==> design.v <==
module qmult #(
    parameter N = 16,
    parameter Q = 10
)(
    input signed [N-1:0] a,
    input signed [N-1:0] b,
    output signed [N-1:0] out
);
    wire signed [2*N-1:0] temp;
    assign temp = a * b;
    assign out = temp[Q+N-1 : Q]; 
endmodule
module leaky_relu_layer #(
    parameter DATA_WIDTH = 16
)(
    input  wire clk,
    input  wire rst_n,
    input  wire valid_in,
    input  wire signed [DATA_WIDTH-1:0] data_in,
    output reg  valid_out,
    output reg  signed [DATA_WIDTH-1:0] data_out
);
    wire signed [DATA_WIDTH-1:0] val_shift_3;
    wire signed [DATA_WIDTH-1:0] val_shift_4;
    wire signed [DATA_WIDTH-1:0] val_shift_6;
    wire signed [DATA_WIDTH-1:0] neg_result;
    assign val_shift_3 = data_in >>> 3;  
    assign val_shift_4 = data_in >>> 4;  
    assign val_shift_6 = data_in >>> 6;  
    assign neg_result = val_shift_3 + val_shift_4 + val_shift_6;
    always @(posedge clk or negedge rst_n) begin
        if (!rst_n) begin
            valid_out <= 0;
            data_out  <= 0;
        end 
        else if (valid_in) begin
            valid_out <= 1;
            if (data_in >= 0) begin
                data_out <= data_in;
            end else begin
                data_out <= neg_result;
            end
        end 
        else begin
            valid_out <= 0;
        end
    end
endmodule
module upsample_layer_2d #(
    parameter IN_WIDTH   = 14, 
    parameter DATA_WIDTH = 16
)(
    input  wire clk, rst_n,
    input  wire valid_in,
    input  wire signed [DATA_WIDTH-1:0] data_in,
    output wire ready_in, 
    input  wire ready_out, 
    output reg  valid_out,
    output reg  signed [DATA_WIDTH-1:0] data_out
);
    localparam OUT_WIDTH = IN_WIDTH * 2;
    localparam S_READ_PIXEL  = 0;
    localparam S_EMIT_H_ZERO = 1; 
    localparam S_EMIT_V_ROW  = 2;
    reg [1:0] state;
    reg [15:0] col_cnt; 
    reg [15:0] row_cnt; 
    assign ready_in = (state == S_READ_PIXEL) && ready_out && (!valid_out || ready_out);
    always @(posedge clk or negedge rst_n) begin
        if (!rst_n) begin
            state <= S_READ_PIXEL;
            valid_out <= 0; data_out <= 0;
            col_cnt <= 0; row_cnt <= 0;
        end else begin
            if (valid_out && !ready_out) begin
                valid_out <= 1; 
            end else begin
                valid_out <= 0;  
                case (state)
                    S_READ_PIXEL: begin
                        if (valid_in && ready_out) begin
                            valid_out <= 1;
                            data_out  <= data_in;
                            state     <= S_EMIT_H_ZERO;
                        end
                    end
                    S_EMIT_H_ZERO: begin
                        if (ready_out) begin 
                            valid_out <= 1;
                            data_out  <= 0;
                            if (col_cnt == IN_WIDTH - 1) begin
                                col_cnt <= 0;
                                state   <= S_EMIT_V_ROW;
                            end else begin
                                col_cnt <= col_cnt + 1;
                                state   <= S_READ_PIXEL;
                            end
                        end
                    end
                    S_EMIT_V_ROW: begin
                        if (ready_out) begin
                            valid_out <= 1;
                            data_out  <= 0;
                            if (row_cnt == OUT_WIDTH - 1) begin
                                row_cnt <= 0;
                                state   <= S_READ_PIXEL;
                            end else begin
                                row_cnt <= row_cnt + 1;
                            end
                        end
                    end
                endcase
            end
        end
    end
endmodule
module zero_pad_layer #(
    parameter DATA_WIDTH = 16,
    parameter IMG_WIDTH  = 14,    
    parameter IMG_HEIGHT = 14,    
    parameter PAD_TOP    = 1,
    parameter PAD_BOTTOM = 2,
    parameter PAD_LEFT   = 1,
    parameter PAD_RIGHT  = 2
)(
    input  wire clk, rst_n,
    input  wire valid_in,
    input  wire signed [DATA_WIDTH-1:0] data_in,
    output wire ready_in,
    input  wire ready_out,
    output reg  valid_out,
    output reg  signed [DATA_WIDTH-1:0] data_out
);
    localparam TOTAL_WIDTH  = PAD_LEFT + IMG_WIDTH + PAD_RIGHT;
    localparam TOTAL_HEIGHT = PAD_TOP + IMG_HEIGHT + PAD_BOTTOM;
    reg [15:0] out_x;
    reg [15:0] out_y;
    reg frame_done; 
    reg [11:0] flush_cnt; 
    localparam FLUSH_CYCLES = 1024; 
    wire region_active_x = (out_x >= PAD_LEFT) && (out_x < PAD_LEFT + IMG_WIDTH);
    wire region_active_y = (out_y >= PAD_TOP)  && (out_y < PAD_TOP + IMG_HEIGHT);
    wire inside_content  = region_active_x && region_active_y;
    always @(*) begin
        if (frame_done) begin
            valid_out = 1'b0;
            data_out  = 0;
        end 
        else if (inside_content) begin
            valid_out = valid_in;
            data_out  = data_in;
        end else begin
            valid_out = 1'b1; 
            data_out  = {DATA_WIDTH{1'b0}};
        end
    end
    assign ready_in = !frame_done && (flush_cnt == 0) && inside_content && ready_out;
    wire fire_out = valid_out && ready_out;
    always @(posedge clk or negedge rst_n) begin
        if (!rst_n) begin
            out_x <= 0; out_y <= 0; frame_done <= 0; flush_cnt <= 0;
        end else begin
            if (flush_cnt > 0) begin
                if (fire_out) begin
                    if (flush_cnt == FLUSH_CYCLES) frame_done <= 1;
                    else flush_cnt <= flush_cnt + 1;
                end
            end
            else if (fire_out) begin
                if (out_x == TOTAL_WIDTH - 1) begin
                    out_x <= 0;
                    if (out_y == TOTAL_HEIGHT - 1) flush_cnt <= 1; 
                    else out_y <= out_y + 1;
                end else out_x <= out_x + 1;
            end
        end
    end
endmodule
module conv2d_4x4_layer #(
    parameter IMG_WIDTH  = 16,
    parameter DATA_WIDTH = 16
)(
    input  wire clk,
    input  wire rst_n,
    input  wire valid_in,
    input  wire signed [DATA_WIDTH-1:0] data_in,
    input  wire signed [DATA_WIDTH-1:0] w0, w1, w2, w3,
    input  wire signed [DATA_WIDTH-1:0] w4, w5, w6, w7,
    input  wire signed [DATA_WIDTH-1:0] w8, w9, w10, w11,
    input  wire signed [DATA_WIDTH-1:0] w12, w13, w14, w15,
    input  wire signed [DATA_WIDTH-1:0] bias,
    output reg  valid_out,
    output reg  signed [DATA_WIDTH-1:0] data_out
);
    reg signed [DATA_WIDTH-1:0] line_buff_0 [0:IMG_WIDTH-1];
    reg signed [DATA_WIDTH-1:0] line_buff_1 [0:IMG_WIDTH-1];
    reg signed [DATA_WIDTH-1:0] line_buff_2 [0:IMG_WIDTH-1];
    reg signed [DATA_WIDTH-1:0] win [0:15]; 
    wire signed [DATA_WIDTH-1:0] p[0:15]; 
    wire signed [DATA_WIDTH-1:0] sum;
    reg [9:0] x_cnt, y_cnt;
    integer i;
    qmult m0 (win[15], w0,  p[0]);
    qmult m1 (win[14], w1,  p[1]);
    qmult m2 (win[13], w2,  p[2]);
    qmult m3 (win[12], w3,  p[3]);
    qmult m4 (win[11], w4,  p[4]);
    qmult m5 (win[10], w5,  p[5]);
    qmult m6 (win[9],  w6,  p[6]);
    qmult m7 (win[8],  w7,  p[7]);
    qmult m8 (win[7],  w8,  p[8]);
    qmult m9 (win[6],  w9,  p[9]);
    qmult m10(win[5],  w10, p[10]);
    qmult m11(win[4],  w11, p[11]);
    qmult m12(win[3],  w12, p[12]);
    qmult m13(win[2],  w13, p[13]);
    qmult m14(win[1],  w14, p[14]);
    qmult m15(win[0],  w15, p[15]);
    assign sum = p[0] + p[1] + p[2] + p[3] + 
                 p[4] + p[5] + p[6] + p[7] + 
                 p[8] + p[9] + p[10] + p[11] +
                 p[12] + p[13] + p[14] + p[15] + bias;
    reg valid_req;
    always @(posedge clk or negedge rst_n) begin
        if (!rst_n) begin
            valid_req <= 0;
            valid_out <= 0;
            data_out  <= 0;
            x_cnt <= 0;
            y_cnt <= 0;
            for (i = 0; i < IMG_WIDTH; i = i + 1) begin
                line_buff_0[i] <= 0;
                line_buff_1[i] <= 0;
                line_buff_2[i] <= 0;
            end
            for (i = 0; i < 16; i = i + 1) begin
                win[i] <= 0;
            end
        end 
        else if (valid_in) begin
            line_buff_0[0] <= data_in;
            line_buff_1[0] <= line_buff_0[IMG_WIDTH-1];
            line_buff_2[0] <= line_buff_1[IMG_WIDTH-1];
            for (i = 1; i < IMG_WIDTH; i = i + 1) begin
                line_buff_0[i] <= line_buff_0[i-1];
                line_buff_1[i] <= line_buff_1[i-1];
                line_buff_2[i] <= line_buff_2[i-1];
            end
            win[0] <= data_in; 
            win[1] <= win[0]; win[2] <= win[1]; win[3] <= win[2];
            win[4] <= line_buff_0[IMG_WIDTH-1];
            win[5] <= win[4]; win[6] <= win[5]; win[7] <= win[6];
            win[8] <= line_buff_1[IMG_WIDTH-1];
            win[9] <= win[8]; win[10] <= win[9]; win[11] <= win[10];
            win[12] <= line_buff_2[IMG_WIDTH-1];
            win[13] <= win[12]; win[14] <= win[13]; win[15] <= win[14];
            if (x_cnt == IMG_WIDTH-1) begin
                x_cnt <= 0;
                y_cnt <= y_cnt + 1;
            end else begin
                x_cnt <= x_cnt + 1;
            end
            if (y_cnt >= 3 && x_cnt >= 3) 
                valid_req <= 1;
            else
                valid_req <= 0;
            valid_out <= valid_req;
            data_out  <= sum;
        end
        else begin
            valid_out <= valid_req;
            data_out  <= sum;
            valid_req <= 0;
        end
    end
endmodule
module trans_conv2d_padded_layer #(
    parameter IN_WIDTH   = 7,
    parameter DATA_WIDTH = 16,
    parameter PAD_TOP    = 1,
    parameter PAD_BOTTOM = 2,
    parameter PAD_LEFT   = 1,
    parameter PAD_RIGHT  = 2
)(
    input  wire clk, rst_n,
    input  wire valid_in,
    input  wire signed [DATA_WIDTH-1:0] data_in,
    output wire ready_out, 
    input  wire signed [DATA_WIDTH-1:0] w0,w1,w2,w3,w4,w5,w6,w7,
    input  wire signed [DATA_WIDTH-1:0] w8,w9,w10,w11,w12,w13,w14,w15,
    input  wire signed [DATA_WIDTH-1:0] bias,
    output wire valid_out,
    output wire signed [DATA_WIDTH-1:0] data_out
);
    wire up_valid, up_ready;
    wire signed [DATA_WIDTH-1:0] up_data;
    upsample_layer_2d #(
        .IN_WIDTH(IN_WIDTH), 
        .DATA_WIDTH(DATA_WIDTH)
    ) upsample_inst (
        .clk(clk), .rst_n(rst_n),
        .valid_in(valid_in), .data_in(data_in), .ready_in(ready_out),
        .ready_out(up_ready), .valid_out(up_valid), .data_out(up_data)
    );
    wire pad_valid, pad_ready;
    wire signed [DATA_WIDTH-1:0] pad_data;
    zero_pad_layer #(
        .DATA_WIDTH(DATA_WIDTH),
        .IMG_WIDTH(IN_WIDTH * 2),    
        .IMG_HEIGHT(IN_WIDTH * 2),   
        .PAD_TOP(PAD_TOP), .PAD_BOTTOM(PAD_BOTTOM),
        .PAD_LEFT(PAD_LEFT), .PAD_RIGHT(PAD_RIGHT)
    ) pad_inst (
        .clk(clk), .rst_n(rst_n),
        .valid_in(up_valid), .data_in(up_data), .ready_in(up_ready),
        .ready_out(pad_ready), .valid_out(pad_valid), .data_out(pad_data)
    );
    localparam CONV_IN_WIDTH = (IN_WIDTH * 2) + PAD_LEFT + PAD_RIGHT;
    conv2d_4x4_layer #(
        .IMG_WIDTH(CONV_IN_WIDTH), 
        .DATA_WIDTH(DATA_WIDTH)
    ) conv_inst (
        .clk(clk), .rst_n(rst_n),
        .valid_in(pad_valid), .data_in(pad_data), 
        .w0(w0), .w1(w1), .w2(w2), .w3(w3), .w4(w4), .w5(w5), .w6(w6), .w7(w7),
        .w8(w8), .w9(w9), .w10(w10), .w11(w11), .w12(w12), .w13(w13), .w14(w14), .w15(w15),
        .bias(bias),
        .valid_out(valid_out), .data_out(data_out)
    );
    assign pad_ready = 1'b1; 
endmodule
module w_dec2 #(parameter DATA_WIDTH=16)(
    output wire signed [DATA_WIDTH-1:0] w0, output wire signed [DATA_WIDTH-1:0] w1, output wire signed [DATA_WIDTH-1:0] w2, output wire signed [DATA_WIDTH-1:0] w3, output wire signed [DATA_WIDTH-1:0] w4, output wire signed [DATA_WIDTH-1:0] w5, output wire signed [DATA_WIDTH-1:0] w6, output wire signed [DATA_WIDTH-1:0] w7, output wire signed [DATA_WIDTH-1:0] w8, output wire signed [DATA_WIDTH-1:0] w9, output wire signed [DATA_WIDTH-1:0] w10, output wire signed [DATA_WIDTH-1:0] w11, output wire signed [DATA_WIDTH-1:0] w12, output wire signed [DATA_WIDTH-1:0] w13, output wire signed [DATA_WIDTH-1:0] w14, output wire signed [DATA_WIDTH-1:0] w15, output wire signed [DATA_WIDTH-1:0] bias
);
    assign w0 = 16'h0114;  
    assign w1 = 16'h0108;  
    assign w2 = 16'h00ee;  
    assign w3 = 16'h00fa;  
    assign w4 = 16'h00e9;  
    assign w5 = 16'h00dd;  
    assign w6 = 16'h00cf;  
    assign w7 = 16'h00d9;  
    assign w8 = 16'h00ed;  
    assign w9 = 16'h00d6;  
    assign w10 = 16'h00e7;  
    assign w11 = 16'h00f3;  
    assign w12 = 16'h010e;  
    assign w13 = 16'h00fa;  
    assign w14 = 16'h0104;  
    assign w15 = 16'h0106;  
    assign bias = 16'h0001;  
endmodule
module figan_upconv #(
    parameter DATA_WIDTH = 16
)(
    input  wire clk,
    input  wire rst_n,
    input  wire valid_in,
    input  wire signed [DATA_WIDTH-1:0] data_in,
    output wire ready_out,
    output wire valid_out,
    output wire signed [DATA_WIDTH-1:0] data_out
);
    wire signed [DATA_WIDTH-1:0] w_d2 [0:15]; wire signed [DATA_WIDTH-1:0] b_d2;
    w_dec2 w_d2_inst (.w0(w_d2[0]), .w1(w_d2[1]), .w2(w_d2[2]), .w3(w_d2[3]), .w4(w_d2[4]), .w5(w_d2[5]), .w6(w_d2[6]), .w7(w_d2[7]), .w8(w_d2[8]), .w9(w_d2[9]), .w10(w_d2[10]), .w11(w_d2[11]), .w12(w_d2[12]), .w13(w_d2[13]), .w14(w_d2[14]), .w15(w_d2[15]), .bias(b_d2));
    wire val_d2; wire signed [DATA_WIDTH-1:0] dat_d2;
    trans_conv2d_padded_layer #(
        .IN_WIDTH(14), .DATA_WIDTH(DATA_WIDTH),
        .PAD_TOP(2), .PAD_BOTTOM(3),
        .PAD_LEFT(2), .PAD_RIGHT(3)
    ) dec2 (
        .clk(clk), .rst_n(rst_n), .valid_in(valid_in), .data_in(data_in), .ready_out(ready_out),
        .w0(w_d2[0]), .w1(w_d2[1]), .w2(w_d2[2]), .w3(w_d2[3]), .w4(w_d2[4]), .w5(w_d2[5]), .w6(w_d2[6]), .w7(w_d2[7]), .w8(w_d2[8]), .w9(w_d2[9]), .w10(w_d2[10]), .w11(w_d2[11]), .w12(w_d2[12]), .w13(w_d2[13]), .w14(w_d2[14]), .w15(w_d2[15]), .bias(b_d2), .valid_out(val_d2), .data_out(dat_d2)
    );
    leaky_relu_layer #(.DATA_WIDTH(DATA_WIDTH)) act_d2 (.clk(clk), .rst_n(rst_n), .valid_in(val_d2), .data_in(dat_d2), .valid_out(valid_out), .data_out(data_out));
endmodule
==> run.sh <==
#!/bin/bash
# the make line also repeats each setting of config.mk as NAME=value (left out here)
make -C /OpenROAD-flow-scripts/flow DESIGN_CONFIG=/design/flow/config.mk WORK_HOME=/design/flow/orfs CLKGATE_MAP_FILE= finish
==> config.mk <==
export PLATFORM = sky130hd
export DESIGN_NAME = figan_upconv
export DESIGN_NICKNAME = figan_upconv
export VERILOG_FILES = /design/flow/design.v
export SDC_FILE = /design/flow/constraint.sdc
export NUM_CORES = 4
export LEC_CHECK = 0
export CAP_MARGIN = 0
export CELL_PAD_IN_SITES_DETAIL_PLACEMENT = 1
export CORE_MARGIN = 2
export CORE_UTILIZATION = 40
export SETUP_SLACK_MARGIN = 1.75
export SLEW_MARGIN = 20
==> constraint.sdc <==
create_clock -name core_clock -period 13.0 [get_ports {clk}]
set_input_delay 2.6000 -clock core_clock [delete_from_list [all_inputs] [get_ports {clk}]]
set_output_delay 2.6000 -clock core_clock [all_outputs]
set_load 0.01 [all_outputs]
==> flow_metrics.tcl, run 1 <==
# flow metrics
set metrics [dict create \
    status "timing/DRC/antenna clean" \
    placementRows 192 \
    worstPathMaxFanout 6 \
    enable_flop_cells 0 \
    yosys_register_bits 1800 \
    ff_type "sky130_fd_sc_hd__dfrtp_1" \
    ys_seq_frac 0.412 \
    max_clock_freq_mhz 94.8 \
    netlist-cell-type-count 85 \
    min_path_cells 0 \
    finalWorstPathRequiredPeriod_ns 10.55 \
    logic_family "adder cells" \
    top_area_cell "sky130_fd_sc_hd__dfrtp_1" \
    async_reset_ff_frac 1.00 \
    layoutNonFillerInstCount 15500 \
    power_switching_share 0.217 \
    psw_w 0.00251 \
    synthTopCellsByArea "sky130_fd_sc_hd__dfrtp_1 41%, sky130_fd_sc_hd__nand2_1 16%, sky130_fd_sc_hd__fa_1 15%, sky130_fd_sc_hd__ha_1 11%, sky130_fd_sc_hd__inv_1 5.4%" \
    placedInstanceArea_um2 113000 \
    timing.critical_path.mode_cell "sky130_fd_sc_hd__fa_1" \
    clock_sink_count 1800 \
    postCtsSetupRepairBufs 0 \
    drc 0 \
    timing.critical_path.from "dec2.conv_inst.win[12][2]" \
    pg_seq_w 0.00560 \
    finalWeightedCongestion 0.899 \
    cts_made_buffers 205 \
    report.final.slew_viol_count 0 \
    power.sequential.fraction 0.483 \
    largestPowerGroup "clock" \
    pwr.group.clock_w 0.00588 \
    max_stage_delay_ns 0.55 \
    post_synth_instance_area_um2 109000 \
    setup.worst_path.start_class "flip-flop" \
    worstReg2RegStart "dec2.conv_inst.win[12][2]" \
    holdPathEnd "dec2.conv_inst.valid_out" \
    finalNetCount 13600 \
    share_of_the_synthesized_area_in_the_top_cell_type 0.411 \
    vias 75100 \
    crit_path_top_delay_cell "sky130_fd_sc_hd__fa_1" \
    setup_total_negative_slack_ns 0 \
    pin_count_of_the_biggest_net_entering_global_routing 235 \
    clk_transition_reported_paths_ns 0.06 \
    place.detailed.hpwl_um 186000 \
    wl_per_cell_um 16.7 \
    cp.required_ns 13.70 \
    num-fill-cells 31400 \
    detail-route-antenna-nets 0 \
    crit_arrival_ns 11.25 \
    grtUsageMet3 0.0196 \
    floorplan_core_density 0.401 \
    share_of_the_clock_period_used_by_the_worst_path 0.812 \
    reg2reg_depth 37 \
    num_io_pins 37 \
    top_usage_layer "met2" \
    floorplan.core_area_um2 273000 \
    vias_per_cell 4.83 \
    total_tool_warning_count 136 \
    worst_setup_path_end_kind "flip-flop" \
    setup.worst_path.end "dec2.conv_inst.data_out[15]" \
    cts.path.max_buffers 4 \
    simple_gate_share_of_the_synthesized_area 0.190 \
    skew_ns 0.0621 \
    grt_antenna_before_repair 2 \
    yosys_area_um2 109000 \
    power.density_nw_per_um2 96.6 \
    timing.slew.headroom 0.204 \
    drt_pre_antenna_iters 5 \
    portBuffers 36 \
    mux_area_frac 0.000949 \
    hp-class "reg -> reg" \
    syn-num-nets 13700 \
    syn_avg_cell_area_um2 9.21 \
    final_instance_area_um2 120000 \
    adder_share 0.264 \
    tritoncts_clock_tree "done" \
    r2r_end "dec2.conv_inst.data_out[15]" \
    peakVddDrop_uv 111 \
    wl_um 259000 \
    use_met1 0.262 \
    share_of_the_synthesized_netlist_area_taken_by_xor_and_xnor_gates 0.0274 \
    placed_cells 15200 \
    setup.reg_to_reg.worst_slack_ns 2.45 \
    worstPathBufferInverterCount 6 \
    grt_pass1_vias 82800 \
    chip_area_um2 278000 \
    hold_violations 0 \
    grt.overflow.total 0 \
    fp.dieW_um 527 \
    max_cap_violations 0 \
    clock-root-buffer "sky130_fd_sc_hd__clkbuf_16" \
    post_cts_resize_count 0 \
    post-synth-top-count-cell "sky130_fd_sc_hd__nand2_1" \
    drt-initial-drc-count 4269 \
    syn2layout_area_growth_pct 9.76 \
    clock_insertion_delay_worst_skew_ns 0.87 \
    combinational_power_w 0.000122 \
    worst_max_slew_pin_slew_ns 1.19 \
    grt.met2_usage 0.322 \
    critical_path_cell_count 37 \
    timing.final.setup_violations 0 \
    netlist_top_cells_count "4770 x sky130_fd_sc_hd__nand2_1, 1799 x sky130_fd_sc_hd__dfrtp_1, 1570 x sky130_fd_sc_hd__inv_1" \
    power.leakage_nw 68.7 \
    p_clk_frac 0.507 \
    combinationalPowerShare 0.011 \
    worstSetupPathType "reg -> reg" \
    holdCritStartpoint "dec2.conv_inst.valid_req" \
    cell_internal_pwr_w 0.00909 \
    unrepaired_setup_endpoints_after_global_routing "false" \
    track_usage 0.191 \
    cts_hold_buf 0 \
    crit_family "adder cells" \
    cts_htree_levels 4 \
    ys.warnings.count 13 \
    die.size.y_um 527 \
    synthesized_area_fraction_occupied_by_ao_oa_aoi_and_oai_cells 0.0371 \
    synth_stat.cells 11900 \
    wire_length_of_the_first_global_routing_pass_um 437000 \
    syn_inst 11900 \
]
==> final cells by class <==
type / count / area [µm²] / share of cell area
clock buffers: 294 / 5920 / 0.0493
diodes: 1 / 2.50 / 0.0000208
flip-flops and latches: 1800 / 45000 / 0.375
repair buffers: 84 / 1000 / 0.00832
well taps: 3589 / 4490 / 0.0374
clock inverters: 72 / 868 / 0.00723
inverters: 1571 / 5900 / 0.0491
multi-input cells: 8128 / 56900 / 0.474
==> per-layer routing <==
layer	routed length (µm)	vias to the layer above	share of wire
met4	6690	0	0.026
li1	-	36000	-
met3	6350	320	0.024
met1	121000	38200	0.47
met2	126000	633	0.48
met5	0	-	0
==> metrics by stage <==
stage,hold WS (ns),power [W],setup WS (ns),utilization
final,0.348,0.0116,2.45,0.440
after global routing,0.359,0.0120,1.82,0.440
after CTS,0.350,0.0118,2.22,0.440
after detailed placement,0.337,0.00584,2.30,0.415
after global placement,0.337,0.00584,2.41,0.415
after floorplan,0.331,0.00571,3.24,-
==> run 2, diff against run 1 <==
Settings changed: CAP_MARGIN 0 to 20, CELL_PAD_IN_SITES_DETAIL_PLACEMENT 1 to 0, CELL_PAD_IN_SITES_GLOBAL_PLACEMENT set to 2, CORE_UTILIZATION 40 to 49, CTS_CLUSTER_DIAMETER set to 388, GPL_ROUTABILITY_DRIVEN set to 1, GPL_TIMING_DRIVEN set to 0, MAX_ROUTING_LAYER set to met4, MIN_ROUTING_LAYER set to met1, PLACE_DENSITY_LB_ADDON set to 0.14, SETUP_SLACK_MARGIN 1.75 to 2.86.
Clock period 13.0 ns to 12.7 ns, I/O delays scaled along.
==> run 2 against run 1 <==
Net effect: still clean; clock power grew 2%; utilization is 11 points higher; die size down 18%; global-route usage increased by 7.1 points; flip-flop count unchanged; register-to-register slack worse by 0.15 ns; setup slack lost 0.15 ns; synthesized cell count unchanged; largest power group unchanged.
==> flow_metrics.tcl, run 2 <==
# flow metrics
set metrics [dict create \
    grt.overflow.total 0 \
    cts_made_buffers 196 \
    setup.worst_path.end "dec2.conv_inst.data_out[15]" \
    timing.final.setup_violations 0 \
    clock_insertion_delay_worst_skew_ns 0.85 \
    place.detailed.hpwl_um 224000 \
    power.density_nw_per_um2 97.6 \
    drc 0 \
    psw_w 0.00257 \
    floorplan.core_area_um2 222000 \
    tritoncts_clock_tree "done" \
    vias_per_cell 4.97 \
    floorplan_core_density 0.493 \
    power.total_w 0.0119 \
    crit_family "adder cells" \
    logic_family "adder cells" \
    share_of_the_clock_period_used_by_the_worst_path 0.819 \
    adder_share 0.264 \
    die.size.y_um 477 \
    combinationalPowerShare 0.011 \
    cts.path.max_buffers 3 \
    r2r_end "dec2.conv_inst.data_out[15]" \
    timing.critical_path.from "dec2.conv_inst.win[12][1]" \
    mux_area_frac 0.000949 \
    worstSetupPathType "reg -> reg" \
    setup.reg_to_reg.worst_slack_ns 2.30 \
    drt_pre_antenna_iters 6 \
    holdCritStartpoint "dec2.conv_inst.line_buff_2[20][11]" \
    ff_type "sky130_fd_sc_hd__dfrtp_1" \
    vias 76000 \
    netlist-cell-type-count 85 \
    post_synth_instance_area_um2 109000 \
    share_of_the_synthesized_area_in_the_top_cell_type 0.411 \
    chip_area_um2 227000 \
    finalWorstPathRequiredPeriod_ns 10.40 \
    finalWeightedCongestion 0.942 \
    final-seq-area_um2 45100 \
    hp-class "reg -> reg" \
    combinational_power_w 0.000133 \
    syn2layout_area_growth_pct 11.1 \
    wl_per_cell_um 18.4 \
    drt-initial-drc-count 5185 \
    pin_count_of_the_biggest_net_entering_global_routing 151 \
    max_stage_delay_ns 0.56 \
    clk_transition_reported_paths_ns 0.06 \
    yosys_area_um2 109000 \
    total_tool_warning_count 133 \
    ys.warnings.count 13 \
    share_of_the_synthesized_netlist_area_taken_by_xor_and_xnor_gates 0.0274 \
    detail-route-antenna-nets 0 \
    finalNetCount 14000 \
    synthesized_area_fraction_occupied_by_ao_oa_aoi_and_oai_cells 0.0371 \
    cts_htree_levels 4 \
    final-comb-area_um2 57300 \
    setup.worst_path.start_class "flip-flop" \
    placementRows 173 \
    num-fill-cells 20700 \
    holdPathEnd "dec2.conv_inst.line_buff_2[21][11]" \
    report.final.slew_viol_count 0 \
    wire_length_of_the_first_global_routing_pass_um 451000 \
    cell_internal_pwr_w 0.00930 \
    worstPathMaxFanout 4 \
    timing.slew.headroom 0.271 \
    grt_antenna_before_repair 14 \
    clock_sink_count 1800 \
    power_switching_share 0.217 \
    setup_total_negative_slack_ns 0 \
    max_cap_violations 0 \
    peakVddDrop_uv 122 \
    top_area_cell "sky130_fd_sc_hd__dfrtp_1" \
    status "timing/DRC/antenna clean" \
    synth_stat.cells 11900 \
    worstPathBufferInverterCount 4 \
    crit_path_top_delay_cell "sky130_fd_sc_hd__fa_1" \
    p_clk_frac 0.506 \
    syn_inst 11900 \
    timing.critical_path.mode_cell "sky130_fd_sc_hd__fa_1" \
    skew_ns 0.0862 \
    simple_gate_share_of_the_synthesized_area 0.190 \
    syn-num-nets 13700 \
    fp.dieW_um 477 \
    power.leakage_nw 70.0 \
    async_reset_ff_frac 1.00 \
    worst_setup_path_end_kind "flip-flop" \
    worst_max_slew_pin_slew_ns 1.09 \
    reg2reg_depth 36 \
    hold_violations 0 \
    enable_flop_cells 0 \
    pwr.group.clock_w 0.00600 \
    max_clock_freq_mhz 96.1 \
    grt_pass1_vias 78700 \
    critical_path_cell_count 36 \
    power.sequential.fraction 0.483 \
    syn_avg_cell_area_um2 9.21 \
    crit_arrival_ns 11.08 \
    wl_um 282000 \
    clock-root-buffer "sky130_fd_sc_hd__clkbuf_16" \
    ys_seq_frac 0.412 \
    cp.required_ns 13.38 \
    largestPowerGroup "clock" \
    portBuffers 36 \
    synthTopCellsByArea "sky130_fd_sc_hd__dfrtp_1 41%, sky130_fd_sc_hd__nand2_1 16%, sky130_fd_sc_hd__fa_1 15%, sky130_fd_sc_hd__ha_1 11%, sky130_fd_sc_hd__inv_1 5.4%" \
    unrepaired_setup_endpoints_after_global_routing "true" \
    post-synth-top-count-cell "sky130_fd_sc_hd__nand2_1" \
    yosys_register_bits 1800 \
    netlist_top_cells_count "4770 x sky130_fd_sc_hd__nand2_1, 1799 x sky130_fd_sc_hd__dfrtp_1, 1570 x sky130_fd_sc_hd__inv_1" \
    min_path_cells 2 \
    num_io_pins 37 \
    pg_seq_w 0.00574 \
    worstReg2RegStart "dec2.conv_inst.win[12][1]" \
    track_usage 0.262 \
]
run 2: routing by layer:
metal / share of wire / vias to the layer above / GRT usage
met2: 0.45 / 1028 / 0.396
met4: 0.028 / 0 / 0.0655
met1: 0.48 / 37800 / 0.378
met3: 0.039 / 325 / 0.0309
li1: - / 36800 / -
met5: 0 / - / -
run 2: repair_timing:
action / in CTS / in global routing
pin swaps: 17 / 17
hold buffers: 0 / 0
buffers inserted: 25 / 2
resized: 89 / 45
setup endpoints to repair: 6 / 5
run 2: cell type report:
| type | instances | area share |
|---|---|---|
| multi-input combinational | 8128 | 0.472 |
| sequential | 1800 | 0.371 |
| inverter | 1571 | 0.0485 |
| clock buffer | 288 | 0.0478 |
| tap | 2975 | 0.0306 |
| buffer | 381 | 0.0135 |
| clock inverter | 65 | 0.00867 |
| timing repair buffer | 82 | 0.00861 |
| antenna | 3 | 0.0000617 |
run 2: metrics by stage:
stage	hold WS [ns]	std cells	setup slack [ns]	utilization	instance area, µm²
2_1_floorplan	0.331	11900	2.94	-	109000
3_3_place_gp	0.445	14900	-73.46	0.511	114000
3_5_place_dp	0.446	14900	1.55	0.513	114000
4_1_cts	0.423	15300	2.28	0.546	121000
5_1_grt	0.445	15300	1.85	0.548	122000
6_report	0.432	15300	2.30	0.548	122000
==> run 3, diff against run 2 <==
Settings changed: ABC_AREA set to 1, CELL_PAD_IN_SITES_DETAIL_PLACEMENT 0 to unset, CELL_PAD_IN_SITES_GLOBAL_PLACEMENT 2 to unset, CORE_UTILIZATION 49 to 70, CTS_CLUSTER_DIAMETER 388 to unset, CTS_CLUSTER_SIZE set to 33, GPL_ROUTABILITY_DRIVEN 1 to unset, GPL_TIMING_DRIVEN 0 to unset, HOLD_SLACK_MARGIN set to 0.29, MAX_ROUTING_LAYER met4 to unset, MIN_ROUTING_LAYER met1 to unset, PLACE_DENSITY set to 0.68, PLACE_DENSITY_LB_ADDON 0.14 to unset, SETUP_SLACK_MARGIN 2.86 to -0.42.
Clock period 12.7 ns to 5.77 ns, I/O delays scaled along.
==> run 3 against run 2 <==
Net effect: now fails the layout checks on setup timing; wire length up 4.1%; critical path depth grew 1; die size down 28%; first-iteration DRC count grew 58%; synthesized area is 2.3% higher; via count grew 15%; critical endpoint unchanged; largest cell class unchanged.
==> flow_metrics.tcl, run 3 <==
# flow metrics
set metrics [dict create \
    layout.core_utilization 0.832 \
    pwr.group.clock_w 0.0123 \
    layoutNonFillerInstCount 15600 \
    netlist-cell-type-count 61 \
    track_usage 0.368 \
    placed_cells 15200 \
    p_clk_frac 0.488 \
    syn2layout_area_growth_pct 17.8 \
    clock_sink_count 1800 \
    timing.slew.headroom 0.277 \
    grt.overflow.total 0 \
    final_hold_slack_ns 0.438 \
    max_cap_violations 0 \
    setup.worst_path.end "dec2.conv_inst.data_out[15]" \
    post-synth-top-count-cell "sky130_fd_sc_hd__inv_1" \
    finalWeightedCongestion 0.984 \
    cell_internal_pwr_w 0.0196 \
    power_switching_share 0.223 \
    worstPathMaxFanout 5 \
    worst_setup_path_end_kind "flip-flop" \
    final-seq-area_um2 45100 \
    combinationalPowerShare 0.011 \
    post_synth_instance_area_um2 112000 \
    enable_flop_cells 0 \
    max_stage_delay_ns 0.62 \
    vias_per_cell 5.62 \
    pin_count_of_the_biggest_net_entering_global_routing 282 \
    combinational_power_w 0.000281 \
    worstSetupPathType "reg -> reg" \
    grt_antenna_before_repair 9 \
    total_tool_warning_count 155 \
    status "finished with violations" \
    finalNetCount 15200 \
    unrepaired_setup_endpoints_after_global_routing "true" \
    min_path_cells 2 \
    hp-class "reg -> reg" \
    crit_path_top_delay_cell "sky130_fd_sc_hd__fa_1" \
    worstReg2RegStart "dec2.conv_inst.line_buff_2[1][8]" \
    final-comb-area_um2 57300 \
    setup.reg_to_reg.worst_slack_ns -2.97 \
    r2r_end "dec2.conv_inst.data_out[15]" \
    share_of_the_clock_period_used_by_the_worst_path 1.51 \
    share_of_the_synthesized_area_in_the_top_cell_type 0.402 \
    vias 87600 \
    setup.worst_path.start_class "flip-flop" \
    critical_path_cell_count 37 \
    max_clock_freq_mhz 114 \
    grt_pass1_vias 92200 \
    top_area_cell "sky130_fd_sc_hd__dfrtp_1" \
    peakVddDrop_uv 383 \
    pg_seq_w 0.0126 \
    floorplan_core_density 0.706 \
    finalWorstPathRequiredPeriod_ns 8.74 \
    skew_ns 0.0792 \
    power.density_nw_per_um2 191 \
    drt-initial-drc-count 8168 \
    cts.path.max_buffers 3 \
    wl_per_cell_um 18.8 \
    syn_inst 12200 \
    logic_family "adder cells" \
    power.leakage_nw 68.8 \
    cts_htree_levels 4 \
    report.final.slew_viol_count 0 \
    adder_share 0.258 \
    netlist_top_cells_count "2561 x sky130_fd_sc_hd__inv_1, 2477 x sky130_fd_sc_hd__nand2_1, 1799 x sky130_fd_sc_hd__dfrtp_1" \
    detail-route-antenna-nets 0 \
    ff_type "sky130_fd_sc_hd__dfrtp_1" \
    hold_violations 0 \
    timing.final.setup_violations 16 \
    timing.critical_path.from "dec2.conv_inst.line_buff_2[1][8]" \
    holdCritStartpoint "dec2.conv_inst.line_buff_2[30][4]" \
    syn_avg_cell_area_um2 9.20 \
    chip_area_um2 163000 \
    place.detailed.hpwl_um 205000 \
    synthesized_area_fraction_occupied_by_ao_oa_aoi_and_oai_cells 0.103 \
    num-fill-cells 8975 \
    async_reset_ff_frac 1.00 \
    drc 0 \
    timing.critical_path.mode_cell "sky130_fd_sc_hd__fa_1" \
    layout_setup_ws_ns -2.97 \
    psw_w 0.00561 \
    clock_insertion_delay_worst_skew_ns 0.88 \
    clk_transition_reported_paths_ns 0.07 \
    crit_arrival_ns 9.50 \
    portBuffers 36 \
    wl_um 293000 \
    share_of_the_synthesized_netlist_area_taken_by_xor_and_xnor_gates 0.0265 \
    crit_family "adder cells" \
    worstPathBufferInverterCount 7 \
    die.size.y_um 404 \
    final_instance_area_um2 132000 \
    wire_length_of_the_first_global_routing_pass_um 477000 \
    num_io_pins 37 \
    cp.required_ns 6.53 \
    placementRows 146 \
    mux_area_frac 0.000101 \
    reg2reg_depth 37 \
    yosys_area_um2 112000 \
    ys_seq_frac 0.402 \
    yosys_register_bits 1800 \
    syn-num-nets 14000 \
    ys.warnings.count 13 \
    power.sequential.fraction 0.501 \
    placedInstanceArea_um2 124000 \
    fp.dieW_um 404 \
    setup_total_negative_slack_ns -37.13 \
    synthTopCellsByArea "sky130_fd_sc_hd__dfrtp_1 40%, sky130_fd_sc_hd__fa_1 15%, sky130_fd_sc_hd__ha_1 11%, sky130_fd_sc_hd__inv_1 8.6%, sky130_fd_sc_hd__nand2_1 8.3%" \
    clock-root-buffer "sky130_fd_sc_hd__clkbuf_16" \
    worst_max_slew_pin_slew_ns 1.08 \
    cts_made_buffers 177 \
    largestPowerGroup "registers" \
    failed_checks "setup timing" \
    tritoncts_clock_tree "done" \
    simple_gate_share_of_the_synthesized_area 0.108 \
    drt_pre_antenna_iters 10 \
    synth_stat.cells 12200 \
    holdPathEnd "dec2.conv_inst.line_buff_2[31][4]" \
    floorplan.core_area_um2 159000 \
]
==> run 3: layout make-up <==
class                           instances  area share
Multi-Input combinational cell       7419       0.434
Sequential cell                      1800       0.342
Antenna cell                            3   0.0000569
Timing Repair Buffer                 1410      0.0841
Tap cell                             2072      0.0197
Inverter                             2570      0.0732
Clock inverter                         77     0.00834
Clock buffer                          244      0.0387
==> run 3: repair_timing <==
item | 4_1_cts | 5_1_grt
gates cloned | 0 | 0
setup endpoints to repair | 16 | 16
endpoints found under the hold margin | 20 | 0
setup buffers | 26 | 23
hold buffers | 1 | 0
gates resized | 147 | 123
pin swaps | 102 | 77
==> run 3: per-layer routing <==
metal	share of wire	GRT usage	up-vias
li1	-	-	40100
met1	0.40	0.476	43800
met2	0.51	0.638	3051
met3	0.052	0.0440	722
met4	0.042	0.143	0
met5	0	0	-
==> run 3: metrics by stage <==
step,power (W),setup WS [ns]
detailed placement,0.0131,-3.36
CTS,0.0253,-2.91
finish,0.0252,-2.97
floorplan,0.0129,-2.41
global placement,0.0131,-3.30
global route,0.0258,-3.37
==> run 4, diff against run 3 <==
Settings changed: CTS_CLUSTER_DIAMETER set to 399, CTS_CLUSTER_SIZE 33 to 14, HOLD_SLACK_MARGIN 0.29 to unset, PLACE_DENSITY 0.68 to unset, PLACE_DENSITY_LB_ADDON set to 0.11, SETUP_SLACK_MARGIN -0.42 to 1.0.
Clock period 5.77 ns to 6.1 ns, I/O delays scaled along.
==> run 4 against run 3 <==
Net effect: the layout still fails its checks (setup timing); total power shrank 17%; utilization shrank 1.0 points; largest cell class unchanged; sequential share of layout area grew 0.42 points.
==> flow_metrics.tcl, run 4 <==
# flow metrics
set metrics [dict create \
    ys_seq_frac 0.402 \
    share_of_the_synthesized_area_in_the_top_cell_type 0.402 \
    share_of_the_clock_period_used_by_the_worst_path 1.43 \
    share_of_the_synthesized_netlist_area_taken_by_xor_and_xnor_gates 0.0265 \
    die.size.y_um 404 \
    hold_violations 0 \
    yosys_register_bits 1800 \
    report.final.slew_viol_count 0 \
    syn-num-nets 14000 \
    vias 84700 \
    post_synth_instance_area_um2 112000 \
    r2r_end "dec2.conv_inst.data_out[10]" \
    power.sequential.fraction 0.569 \
    cts_made_buffers 146 \
    wire_length_of_the_first_global_routing_pass_um 446000 \
    simple_gate_share_of_the_synthesized_area 0.108 \
    cp.required_ns 6.77 \
    clock_sink_count 1800 \
    grt_pass1_vias 88800 \
    setup.reg_to_reg.worst_slack_ns -2.60 \
    fp.dieW_um 404 \
    syn_avg_cell_area_um2 9.20 \
    worst_setup_path_end_kind "flip-flop" \
    place.detailed.hpwl_um 198000 \
    pin_count_of_the_biggest_net_entering_global_routing 251 \
    power.leakage_nw 67.9 \
    timing.critical_path.from "dec2.conv_inst.win[5][2]" \
    async_reset_ff_frac 1.00 \
    ff_type "sky130_fd_sc_hd__dfrtp_1" \
    enable_flop_cells 0 \
    portBuffers 36 \
    clock_insertion_delay_worst_skew_ns 0.86 \
    cts_hold_buf 0 \
    unrepaired_setup_endpoints_after_global_routing "true" \
    syn2layout_area_growth_pct 16.4 \
    critical_path_cell_count 36 \
    power_switching_share 0.221 \
    reg2reg_depth 36 \
    worst_max_slew_pin_slew_ns 1.08 \
    drt_pre_antenna_iters 10 \
    largestPowerGroup "registers" \
    tritoncts_clock_tree "done" \
    num-fill-cells 9496 \
    crit_family "adder cells" \
    routed.top_layer "met5" \
    hp-class "in -> async" \
    wl_um 272000 \
    setup.worst_path.end "dec2.conv_inst.data_out[10]" \
    worstSetupPathType "reg -> reg" \
    final-seq-area_um2 45100 \
    mux_area_frac 0.000101 \
    syn_inst 12200 \
    top_area_cell "sky130_fd_sc_hd__dfrtp_1" \
    detail-route-antenna-nets 0 \
    layout_setup_ws_ns -2.60 \
    timing.slew.headroom 0.278 \
    combinational_power_w 0.000258 \
    power.total_w 0.0210 \
    logic_family "adder cells" \
    status "finished with violations" \
    yosys_area_um2 112000 \
    pg_seq_w 0.0119 \
    worstReg2RegStart "dec2.conv_inst.win[5][2]" \
    num_io_pins 37 \
    peakVddDrop_uv 277 \
    cts_htree_levels 4 \
    total_tool_warning_count 185 \
    worstPathMaxFanout 4 \
    adder_share 0.258 \
    finalWorstPathRequiredPeriod_ns 8.70 \
    vias_per_cell 5.47 \
    psw_w 0.00464 \
    ys.warnings.count 13 \
    timing.critical_path.mode_cell "sky130_fd_sc_hd__fa_1" \
    max_clock_freq_mhz 115 \
    combinationalPowerShare 0.012 \
    final-comb-area_um2 57600 \
    cts.path.max_buffers 3 \
    finalNetCount 15200 \
    timing.final.setup_violations 15 \
    post-synth-top-count-cell "sky130_fd_sc_hd__inv_1" \
    setup.worst_path.start_class "flip-flop" \
    met1Wirelength_um 113000 \
    synthTopCellsByArea "sky130_fd_sc_hd__dfrtp_1 40%, sky130_fd_sc_hd__fa_1 15%, sky130_fd_sc_hd__ha_1 11%, sky130_fd_sc_hd__inv_1 8.6%, sky130_fd_sc_hd__nand2_1 8.3%" \
    grt_antenna_before_repair 7 \
    drt-initial-drc-count 7083 \
    wl_met3_um 13500 \
    max_stage_delay_ns 0.61 \
    p_clk_frac 0.419 \
    worstPathBufferInverterCount 12 \
    cell_internal_pwr_w 0.0163 \
    floorplan_core_density 0.706 \
    dr_wl_met2_um 134000 \
    synth_stat.cells 12200 \
    track_usage 0.341 \
    clock-root-buffer "sky130_fd_sc_hd__clkbuf_16" \
    synthesized_area_fraction_occupied_by_ao_oa_aoi_and_oai_cells 0.103 \
    wl_per_cell_um 17.6 \
    crit_arrival_ns 9.37 \
    grt.overflow.total 0 \
    failed_checks "setup timing" \
    chip_area_um2 163000 \
    drc 0 \
    finalWeightedCongestion 0.962 \
    netlist-cell-type-count 61 \
    floorplan.core_area_um2 159000 \
    clk_transition_reported_paths_ns 0.07 \
    pwr.group.clock_w 0.00878 \
    placementRows 146 \
    power.density_nw_per_um2 161 \
    setup_slack_at_placement_ns -2.80 \
    skew_ns 0.0878 \
    netlist_top_cells_count "2561 x sky130_fd_sc_hd__inv_1, 2477 x sky130_fd_sc_hd__nand2_1, 1799 x sky130_fd_sc_hd__dfrtp_1" \
    max_cap_violations 0 \
    crit_path_top_delay_cell "sky130_fd_sc_hd__fa_1" \
]
## run 4: final cells by class
class                      instances  area share
antenna                            3   0.0000576
multi-input combinational       7419       0.442
sequential                      1800       0.346
tap                             2072      0.0199
clock buffer                     163      0.0285
clock inverter                    16     0.00291
inverter                        2570      0.0741
timing repair buffer            1435      0.0864
## run 4: timing repair
action                                  4_1_cts  5_1_grt
endpoints found under the setup margin       16       16
pin swaps                                   167      140
hold endpoints to repair                      0        0
resized                                     208      129
setup buffers                                69       24
## run 4: per-stage QoR
step	cell area [µm²]	cells	TNS [ns]	hold WS (ns)	util
2_1_floorplan	113000	12200	-21.06	0.331	-
6_report	130000	15500	-33.40	0.336	0.822
3_3_place_gp	124000	15200	-33.71	0.340	0.781
4_1_cts	129000	15500	-33.03	0.354	0.817
3_5_place_dp	124000	15200	-35.23	0.348	0.781
5_1_grt	130000	15500	-36.86	0.368	0.822
## run 4: metal layers
metal / up-vias / track usage
met3: 576 / 0.0419
met2: 2119 / 0.574
li1: 39900 / -
met4: 4 / 0.129
met5: - / 0
met1: 42100 / 0.460
==> run 5, diff against run 4 <==
Settings changed: ABC_AREA 1 to unset, CAP_MARGIN 20 to 15, CELL_PAD_IN_SITES_GLOBAL_PLACEMENT set to 1, CORE_UTILIZATION 70 to 61, CTS_CLUSTER_DIAMETER 399 to unset, CTS_CLUSTER_SIZE 14 to 55, GPL_ROUTABILITY_DRIVEN set to 0, GPL_TIMING_DRIVEN set to 1, MAX_ROUTING_LAYER set to met4, PLACE_DENSITY_LB_ADDON 0.11 to 0.14, SETUP_SLACK_MARGIN 1.0 to 0.56, TNS_END_PERCENT set to 10.
Clock period 6.1 ns to 3.86 ns, I/O delays scaled along.
==> run 5 against run 4 <==
Net effect: the layout still fails its checks (setup timing); worst hold slack gained 0.019 ns; clock-buffer cell count grew 109; global-route usage shrank 5.2 points.
==> flow_metrics.tcl, run 5 <==
# flow metrics
set metrics [dict create \
    combinationalPowerShare 0.012 \
    combinational_power_w 0.000478 \
    timing.critical_path.mode_cell "sky130_fd_sc_hd__fa_1" \
    clk_transition_reported_paths_ns 0.07 \
    cell_internal_pwr_w 0.0302 \
    holdCritStartpoint "dec2.conv_inst.valid_req" \
    share_of_the_clock_period_used_by_the_worst_path 2.58 \
    final_instance_area_um2 130000 \
    pin_count_of_the_biggest_net_entering_global_routing 151 \
    yosys_register_bits 1800 \
    skew_ns 0.0716 \
    synthesized_area_fraction_occupied_by_ao_oa_aoi_and_oai_cells 0.0371 \
    cts_htree_levels 4 \
    ys.warnings.count 13 \
    finalWorstPathRequiredPeriod_ns 9.97 \
    crit_path_top_delay_cell "sky130_fd_sc_hd__fa_1" \
    min_path_cells 0 \
    wire_length_of_the_first_global_routing_pass_um 419000 \
    setup.reg_to_reg.worst_slack_ns -6.11 \
    power.sequential.fraction 0.490 \
    total_tool_warning_count 105 \
    failed_checks "setup timing" \
    grt.overflow.total 0 \
    largestPowerGroup "clock" \
    syn2layout_area_growth_pct 18.6 \
    fp.dieW_um 428 \
    synth_stat.cells 11900 \
    vias_per_cell 5.13 \
    simple_gate_share_of_the_synthesized_area 0.190 \
    clock_sink_count 1800 \
    logic_family "adder cells" \
    top_area_cell "sky130_fd_sc_hd__dfrtp_1" \
    share_of_the_synthesized_netlist_area_taken_by_xor_and_xnor_gates 0.0274 \
    grt_antenna_before_repair 2 \
    syn_inst 11900 \
    num_io_pins 37 \
    grt_pass1_vias 83700 \
    worstPathMaxFanout 5 \
    power.density_nw_per_um2 297 \
    track_usage 0.290 \
    layout_setup_ws_ns -6.11 \
    wl_um 250000 \
    placedInstanceArea_um2 121000 \
    final-seq-area_um2 45100 \
    peakVddDrop_uv 457 \
    post-synth-top-count-cell "sky130_fd_sc_hd__nand2_1" \
    holdPathEnd "dec2.conv_inst.valid_out" \
    pg_seq_w 0.0189 \
    netlist_top_cells_count "4770 x sky130_fd_sc_hd__nand2_1, 1799 x sky130_fd_sc_hd__dfrtp_1, 1570 x sky130_fd_sc_hd__inv_1" \
    syn-num-nets 13700 \
    worstPathBufferInverterCount 4 \
    final-comb-area_um2 58000 \
    power.leakage_nw 75.5 \
    floorplan.core_area_um2 178000 \
    p_clk_frac 0.498 \
    report.final.slew_viol_count 0 \
    vias 79800 \
    num-fill-cells 13300 \
    clock_insertion_delay_worst_skew_ns 0.86 \
    timing.critical_path.from "dec2.conv_inst.win[8][6]" \
    finalNetCount 14900 \
    hold_violations 0 \
    async_reset_ff_frac 1.00 \
    max_stage_delay_ns 0.56 \
    placementRows 155 \
    psw_w 0.00831 \
    drt-initial-drc-count 5031 \
    hp-class "reg -> reg" \
    critical_path_cell_count 33 \
    post_synth_instance_area_um2 109000 \
    worstSetupPathType "reg -> reg" \
    place.detailed.hpwl_um 184000 \
    max_clock_freq_mhz 100 \
    worst_setup_path_end_kind "flip-flop" \
    synthTopCellsByArea "sky130_fd_sc_hd__dfrtp_1 41%, sky130_fd_sc_hd__nand2_1 16%, sky130_fd_sc_hd__fa_1 15%, sky130_fd_sc_hd__ha_1 11%, sky130_fd_sc_hd__inv_1 5.4%" \
    cts.path.max_buffers 3 \
    r2r_end "dec2.conv_inst.data_out[15]" \
    status "finished with violations" \
    reg2reg_depth 33 \
    max_cap_violations 0 \
    wl_per_cell_um 16.1 \
    portBuffers 36 \
    yosys_area_um2 109000 \
    setup.worst_path.start_class "flip-flop" \
    cts_made_buffers 186 \
    syn_avg_cell_area_um2 9.21 \
    floorplan_core_density 0.613 \
    unrepaired_setup_endpoints_after_global_routing "true" \
    power_switching_share 0.216 \
    drc 0 \
    worstReg2RegStart "dec2.conv_inst.win[8][6]" \
    pwr.group.clock_w 0.0192 \
    share_of_the_synthesized_area_in_the_top_cell_type 0.411 \
    detail-route-antenna-nets 0 \
    setup.worst_path.end "dec2.conv_inst.data_out[15]" \
    worst_max_slew_pin_slew_ns 0.942 \
    adder_share 0.264 \
    setup_total_negative_slack_ns -75.64 \
    cp.required_ns 4.57 \
    crit_arrival_ns 10.68 \
    ys_seq_frac 0.412 \
    timing.final.setup_violations 16 \
    chip_area_um2 183000 \
    die.size.y_um 428 \
    crit_family "adder cells" \
    ff_type "sky130_fd_sc_hd__dfrtp_1" \
    enable_flop_cells 0 \
    tritoncts_clock_tree "done" \
    clock-root-buffer "sky130_fd_sc_hd__clkbuf_16" \
    mux_area_frac 0.000949 \
    netlist-cell-type-count 85 \
    timing.slew.headroom 0.372 \
    drt_pre_antenna_iters 6 \
]
[run 5: what timing repair did]
item	CTS	global route
endpoints found under the hold margin	61	0
setup endpoints to repair	994	896
pin swaps	64	102
gates resized	149	119
setup buffers	36	24
gates cloned	0	1
hold buffers	1	0
[run 5: per-stage QoR]
step / utilization / total power, W / hold WS (ns) / worst slack [ns] / instances
after floorplan: - / 0.0192 / 0.331 / -5.47 / 11900
after global routing: 0.727 / 0.0398 / 0.365 / -6.41 / 15600
after global placement: 0.681 / 0.0197 / 0.332 / -5.94 / 15200
final: 0.727 / 0.0385 / 0.355 / -6.11 / 15600
after CTS: 0.723 / 0.0389 / 0.354 / -6.02 / 15500
after detailed placement: 0.681 / 0.0197 / 0.341 / -6.10 / 15200
[run 5: area by class of cell]
cell class / instances / area share
Antenna cell: 2 / 0.0000386
Multi-Input combinational cell: 8128 / 0.447
Tap cell: 2355 / 0.0227
Clock inverter: 71 / 0.00867
Sequential cell: 1800 / 0.347
Clock buffer: 272 / 0.0425
Timing Repair Buffer: 1365 / 0.0865
Inverter: 1571 / 0.0455
[run 5: routing by layer]
metal  wire length, µm  vias up  global-route usage
met5                 0        -                   -
met4              7850        0              0.0826
met3              9890      435              0.0331
met2            120000     1339               0.463
met1            112000    39500               0.396
li1                  -    38500                   -
==> run 6, diff against run 5 <==
Settings changed: CELL_PAD_IN_SITES_GLOBAL_PLACEMENT 1 to unset, CORE_MARGIN 2 to 9, CORE_UTILIZATION 61 to 36, CTS_CLUSTER_DIAMETER set to 26, CTS_CLUSTER_SIZE 55 to 41, MAX_ROUTING_LAYER met4 to met5, MIN_ROUTING_LAYER set to met1, PLACE_DENSITY_LB_ADDON 0.14 to 0.11, SETUP_SLACK_MARGIN 0.56 to -0.22, TNS_END_PERCENT 10 to 30.
Clock period 3.86 ns to 8.15 ns, I/O delays scaled along.
==> run 6 against run 5 <==
Net effect: still fails the layout checks on setup timing; synthesized cell count unchanged; clock skew decreased by 0.0027 ns; non-clock buffer count decreased by 223; total power decreased by 19%; fmax increased by 0.32%; wire length increased by 4.3%; die size increased by 77%; utilization decreased by 26 points; flip-flop count unchanged; global-route usage decreased by 13 points; sequential power decreased by 52%; highest routed layer is now met5.
==> flow_metrics.tcl, run 6 <==
# flow metrics
set metrics [dict create \
    ys_seq_frac 0.412 \
    cp.required_ns 8.94 \
    grt_pass1_vias 85900 \
    largestPowerGroup "clock" \
    unrepaired_setup_endpoints_after_global_routing "true" \
    drc 0 \
    holdCritStartpoint "dec2.conv_inst.valid_req" \
    pg_seq_w 0.00898 \
    synthTopCellsByArea "sky130_fd_sc_hd__dfrtp_1 41%, sky130_fd_sc_hd__nand2_1 16%, sky130_fd_sc_hd__fa_1 15%, sky130_fd_sc_hd__ha_1 11%, sky130_fd_sc_hd__inv_1 5.4%" \
    min_path_cells 0 \
    ys.warnings.count 13 \
    grt.overflow.total 0 \
    cts.path.max_buffers 4 \
    failed_checks "setup timing" \
    hold_violations 0 \
    post_synth_instance_area_um2 109000 \
    async_reset_ff_frac 1.00 \
    worstPathMaxFanout 4 \
    adder_share 0.264 \
    power_switching_share 0.214 \
    netlist_top_cells_count "4770 x sky130_fd_sc_hd__nand2_1, 1799 x sky130_fd_sc_hd__dfrtp_1, 1570 x sky130_fd_sc_hd__inv_1" \
    place.detailed.hpwl_um 182000 \
    clock_sink_count 1800 \
    timing.critical_path.from "dec2.conv_inst.win[12][2]" \
    worstPathBufferInverterCount 5 \
    worst_setup_path_end_kind "flip-flop" \
    share_of_the_synthesized_netlist_area_taken_by_xor_and_xnor_gates 0.0274 \
    max_cap_violations 0 \
    fp.dieW_um 569 \
    yosys_area_um2 109000 \
    finalWorstPathRequiredPeriod_ns 9.94 \
    netlist-cell-type-count 85 \
    hp-class "reg -> reg" \
    psw_w 0.00667 \
    vias 79200 \
    chip_area_um2 324000 \
    drt_pre_antenna_iters 5 \
    vias_per_cell 4.48 \
    power.leakage_nw 80.6 \
    max_clock_freq_mhz 101 \
    peakVddDrop_uv 198 \
    wire_length_of_the_first_global_routing_pass_um 443000 \
    synth_stat.cells 11900 \
    post-synth-top-count-cell "sky130_fd_sc_hd__nand2_1" \
    p_clk_frac 0.706 \
    finalNetCount 15000 \
    floorplan_core_density 0.361 \
    setup.reg_to_reg.worst_slack_ns -1.79 \
    setup.worst_path.start_class "flip-flop" \
    floorplan.core_area_um2 303000 \
    crit_path_top_delay_cell "sky130_fd_sc_hd__fa_2" \
    track_usage 0.162 \
    share_of_the_synthesized_area_in_the_top_cell_type 0.411 \
    cell_internal_pwr_w 0.0246 \
    drt-initial-drc-count 4225 \
    layoutNonFillerInstCount 17700 \
    critical_path_cell_count 38 \
    reg2reg_depth 38 \
    holdPathEnd "dec2.conv_inst.valid_out" \
    enable_flop_cells 0 \
    cts_made_buffers 579 \
    grt_antenna_before_repair 6 \
    combinational_power_w 0.000204 \
    syn-num-nets 13700 \
    report.final.slew_viol_count 0 \
    logic_family "adder cells" \
    setup_slack_at_placement_ns -2.04 \
    syn_inst 11900 \
    ff_type "sky130_fd_sc_hd__dfrtp_1" \
    syn2layout_area_growth_pct 29.9 \
    num_io_pins 37 \
    combinationalPowerShare 0.007 \
    wl_um 261000 \
    r2r_end "dec2.conv_inst.data_out[15]" \
    pin_count_of_the_biggest_net_entering_global_routing 212 \
    synthesized_area_fraction_occupied_by_ao_oa_aoi_and_oai_cells 0.0371 \
    simple_gate_share_of_the_synthesized_area 0.190 \
    crit_family "adder cells" \
    share_of_the_clock_period_used_by_the_worst_path 1.22 \
    power.density_nw_per_um2 220 \
    crit_arrival_ns 10.73 \
    timing.critical_path.mode_cell "sky130_fd_sc_hd__fa_1" \
    detail-route-antenna-nets 0 \
    cts_htree_levels 6 \
    worstReg2RegStart "dec2.conv_inst.win[12][2]" \
    setup.worst_path.end "dec2.conv_inst.data_out[15]" \
    tritoncts_clock_tree "done" \
    mux_area_frac 0.000949 \
    pwr.group.clock_w 0.0220 \
    clk_transition_reported_paths_ns 0.04 \
    clock_insertion_delay_worst_skew_ns 0.97 \
    skew_ns 0.0689 \
    cts_hold_buf 0 \
    timing.final.setup_violations 12 \
    timing.slew.headroom 0.296 \
    max_stage_delay_ns 0.60 \
    clock-root-buffer "sky130_fd_sc_hd__clkbuf_16" \
    die.size.y_um 569 \
    syn_avg_cell_area_um2 9.21 \
    top_area_cell "sky130_fd_sc_hd__dfrtp_1" \
    status "finished with violations" \
    layout_setup_ws_ns -1.79 \
    portBuffers 36 \
    power.sequential.fraction 0.288 \
    worst_max_slew_pin_slew_ns 1.06 \
    placed_cells 16600 \
    yosys_register_bits 1800 \
    worstSetupPathType "reg -> reg" \
    total_tool_warning_count 150 \
    wl_per_cell_um 14.8 \
    placementRows 202 \
]
[run 6: per-layer routing]
layer | wire length [µm] | GRT usage | part of all wire
met5 | 13 | 0 | 0.000050
met4 | 7820 | 0.0540 | 0.030
met1 | 129000 | 0.231 | 0.49
met3 | 10100 | 0.0285 | 0.039
met2 | 114000 | 0.250 | 0.44
[run 6: final cells by class]
cell class                 count  area, µm²
timing repair buffer        1142       8990
tap                         3978       4980
inverter                    1571       5900
clock buffer                 808      16600
sequential                  1800      45100
clock inverter               221       3230
multi-input combinational   8128      57400
fill                       28800     161000
antenna                        3       7.51
[run 6: through the flow]
step	TNS (ns)	hold slack [ns]	util	power, W	cell area, µm²
floorplan	-2.94	0.331	-	0.00910	110000
global placement	-11.60	0.339	0.402	0.00932	122000
detailed placement	-12.33	0.345	0.402	0.00932	122000
CTS	-11.41	0.354	0.468	0.0317	142000
global route	-14.79	0.362	0.469	0.0323	142000
finish	-10.49	0.347	0.470	0.0312	142000
[run 6: what timing repair did]
item,CTS,global route
resized,38,58
endpoints found under the setup margin,13,13
pin swaps,46,51
cloned,0,0
buffers inserted,14,11
==> run 7, diff against run 6 <==
Settings changed: ABC_AREA set to 1, CAP_MARGIN 15 to 20, CORE_MARGIN 9 to 2, CORE_UTILIZATION 36 to 70, CTS_CLUSTER_DIAMETER 26 to unset, CTS_CLUSTER_SIZE 41 to 96, GPL_ROUTABILITY_DRIVEN 0 to unset, GPL_TIMING_DRIVEN 1 to unset, MAX_ROUTING_LAYER met5 to unset, MIN_ROUTING_LAYER met1 to unset, SETUP_SLACK_MARGIN -0.22 to 1.87, TNS_END_PERCENT 30 to unset.
Clock period 8.15 ns to 6.27 ns, I/O delays scaled along.
==> run 7 against run 6 <==
Net effect: die size fell by 50%; setup slack got worse by 0.82 ns; synthesized area rose by 2.3%; still fails the layout checks on setup timing; clock power fell by 49%; global-route usage rose by 20 points; largest cell class unchanged; highest routed layer is now met4; largest power group is now registers; final cell count fell by 12%; register-to-register slack got worse by 0.82 ns.
==> flow_metrics.tcl, run 7 <==
# flow metrics
set metrics [dict create \
    status "finished with violations" \
    failed_checks "setup timing" \
    synth_stat.cells 12200 \
    fp.dieW_um 404 \
    logic_family "adder cells" \
    cts_hold_buf 0 \
    die.size.y_um 404 \
    adder_share 0.258 \
    ff_type "sky130_fd_sc_hd__dfrtp_1" \
    clk_transition_reported_paths_ns 0.06 \
    report.final.slew_viol_count 0 \
    netlist-cell-type-count 61 \
    drt-initial-drc-count 7562 \
    num_io_pins 37 \
    syn2layout_area_growth_pct 18.1 \
    drc 0 \
    pin_count_of_the_biggest_net_entering_global_routing 229 \
    grt.overflow.total 0 \
    setup.reg_to_reg.worst_slack_ns -2.61 \
    worstReg2RegStart "dec2.conv_inst.line_buff_2[1][8]" \
    power.sequential.fraction 0.504 \
    critical_path_cell_count 35 \
    combinationalPowerShare 0.011 \
    clock_insertion_delay_worst_skew_ns 0.86 \
    worstPathMaxFanout 4 \
    hold_violations 0 \
    grt_antenna_before_repair 3 \
    pwr.group.clock_w 0.0112 \
    largestPowerGroup "registers" \
    syn_avg_cell_area_um2 9.20 \
    unrepaired_setup_endpoints_after_global_routing "true" \
    vias 86500 \
    post_synth_instance_area_um2 112000 \
    skew_ns 0.0858 \
    share_of_the_synthesized_netlist_area_taken_by_xor_and_xnor_gates 0.0265 \
    wl_um 287000 \
    ys.warnings.count 13 \
    final_hold_slack_ns 0.350 \
    reg2reg_depth 35 \
    crit_path_top_delay_cell "sky130_fd_sc_hd__fa_1" \
    crit_arrival_ns 9.57 \
    netlist_top_cells_count "2561 x sky130_fd_sc_hd__inv_1, 2477 x sky130_fd_sc_hd__nand2_1, 1799 x sky130_fd_sc_hd__dfrtp_1" \
    floorplan_core_density 0.706 \
    num-fill-cells 8852 \
    synthesized_area_fraction_occupied_by_ao_oa_aoi_and_oai_cells 0.103 \
    top_area_cell "sky130_fd_sc_hd__dfrtp_1" \
    wl_per_cell_um 18.4 \
    max_clock_freq_mhz 113 \
    max_cap_violations 0 \
    layout.core_utilization 0.834 \
    p_clk_frac 0.485 \
    async_reset_ff_frac 1.00 \
    setup.worst_path.start_class "flip-flop" \
    worstSetupPathType "reg -> reg" \
    place.detailed.hpwl_um 200000 \
    enable_flop_cells 0 \
    use_met1 0.475 \
    share_of_the_synthesized_area_in_the_top_cell_type 0.402 \
    drt_pre_antenna_iters 8 \
    total_tool_warning_count 150 \
    ys_seq_frac 0.402 \
    r2r_end "dec2.conv_inst.data_out[14]" \
    cell_internal_pwr_w 0.0180 \
    hp-class "in -> async" \
    worstPathBufferInverterCount 9 \
    power.density_nw_per_um2 174 \
    placementRows 146 \
    timing.final.setup_violations 15 \
    placedInstanceArea_um2 124000 \
    combinational_power_w 0.000260 \
    pg_seq_w 0.0116 \
    top_usage_layer "met2" \
    synthTopCellsByArea "sky130_fd_sc_hd__dfrtp_1 40%, sky130_fd_sc_hd__fa_1 15%, sky130_fd_sc_hd__ha_1 11%, sky130_fd_sc_hd__inv_1 8.6%, sky130_fd_sc_hd__nand2_1 8.3%" \
    post-synth-top-count-cell "sky130_fd_sc_hd__inv_1" \
    grt_pass1_vias 90600 \
    layout_setup_ws_ns -2.61 \
    setup.worst_path.end "dec2.conv_inst.data_out[14]" \
    track_usage 0.358 \
    tritoncts_clock_tree "done" \
    syn_inst 12200 \
    clock-root-buffer "sky130_fd_sc_hd__clkbuf_16" \
    yosys_register_bits 1800 \
    finalWeightedCongestion 0.952 \
    finalWorstPathRequiredPeriod_ns 8.88 \
    cts_htree_levels 4 \
    psw_w 0.00502 \
    cp.required_ns 6.95 \
    cts_made_buffers 174 \
    chip_area_um2 163000 \
    finalNetCount 15200 \
    final_instance_area_um2 132000 \
    clock_sink_count 1800 \
    portBuffers 36 \
    peakVddDrop_uv 335 \
    floorplan.core_area_um2 159000 \
    worst_max_slew_pin_slew_ns 1.09 \
    worst_setup_path_end_kind "flip-flop" \
    share_of_the_clock_period_used_by_the_worst_path 1.42 \
    vias_per_cell 5.55 \
    max_stage_delay_ns 0.66 \
    timing.critical_path.mode_cell "sky130_fd_sc_hd__fa_1" \
    timing.slew.headroom 0.272 \
    cts.path.max_buffers 3 \
    yosys_area_um2 112000 \
    grt.met2_usage 0.611 \
    detail-route-antenna-nets 0 \
    grtUsageMet3 0.0471 \
    mux_area_frac 0.000101 \
    simple_gate_share_of_the_synthesized_area 0.108 \
    syn-num-nets 14000 \
    wire_length_of_the_first_global_routing_pass_um 465000 \
    timing.critical_path.from "dec2.conv_inst.line_buff_2[1][8]" \
    power.leakage_nw 68.7 \
    crit_family "adder cells" \
    power_switching_share 0.218 \
]
[run 7: final cells by class]
cell class	instances	area, µm²	share of cell area
clock inverters	68	1160	0.00877
multi-input cells	7419	57500	0.435
inverters	2570	9660	0.0731
repair buffers	1407	11200	0.0845
flip-flops and latches	1800	45100	0.341
well taps	2072	2590	0.0196
diodes	2	5.00	0.0000379
clock buffers	243	4980	0.0377
[run 7: stage by stage]
stage	setup slack, ns	cells	setup TNS [ns]	power (W)
after CTS	-2.37	15500	-29.70	0.0231
after global routing	-2.81	15600	-34.65	0.0237
after global placement	-2.54	15200	-30.23	0.0121
final	-2.61	15600	-32.19	0.0231
after detailed placement	-2.62	15200	-32.46	0.0121
after floorplan	-1.91	12200	-18.54	0.0118
[run 7: repair_timing]
item                                   CTS  global route
pin swaps                               92           144
cloned                                   0             0
resized                                134           228
setup endpoints to repair               17            34
setup buffers                           29            36
endpoints found under the hold margin    0             0
[run 7: metal layers]
metal | share of wire | up-vias
met5 | 0 | -
met4 | 0.040 | 0
met3 | 0.053 | 675
met2 | 0.50 | 2726
met1 | 0.41 | 43000
li1 | - | 40000
No activity file was given, so power comes from the tool's default toggle rates.
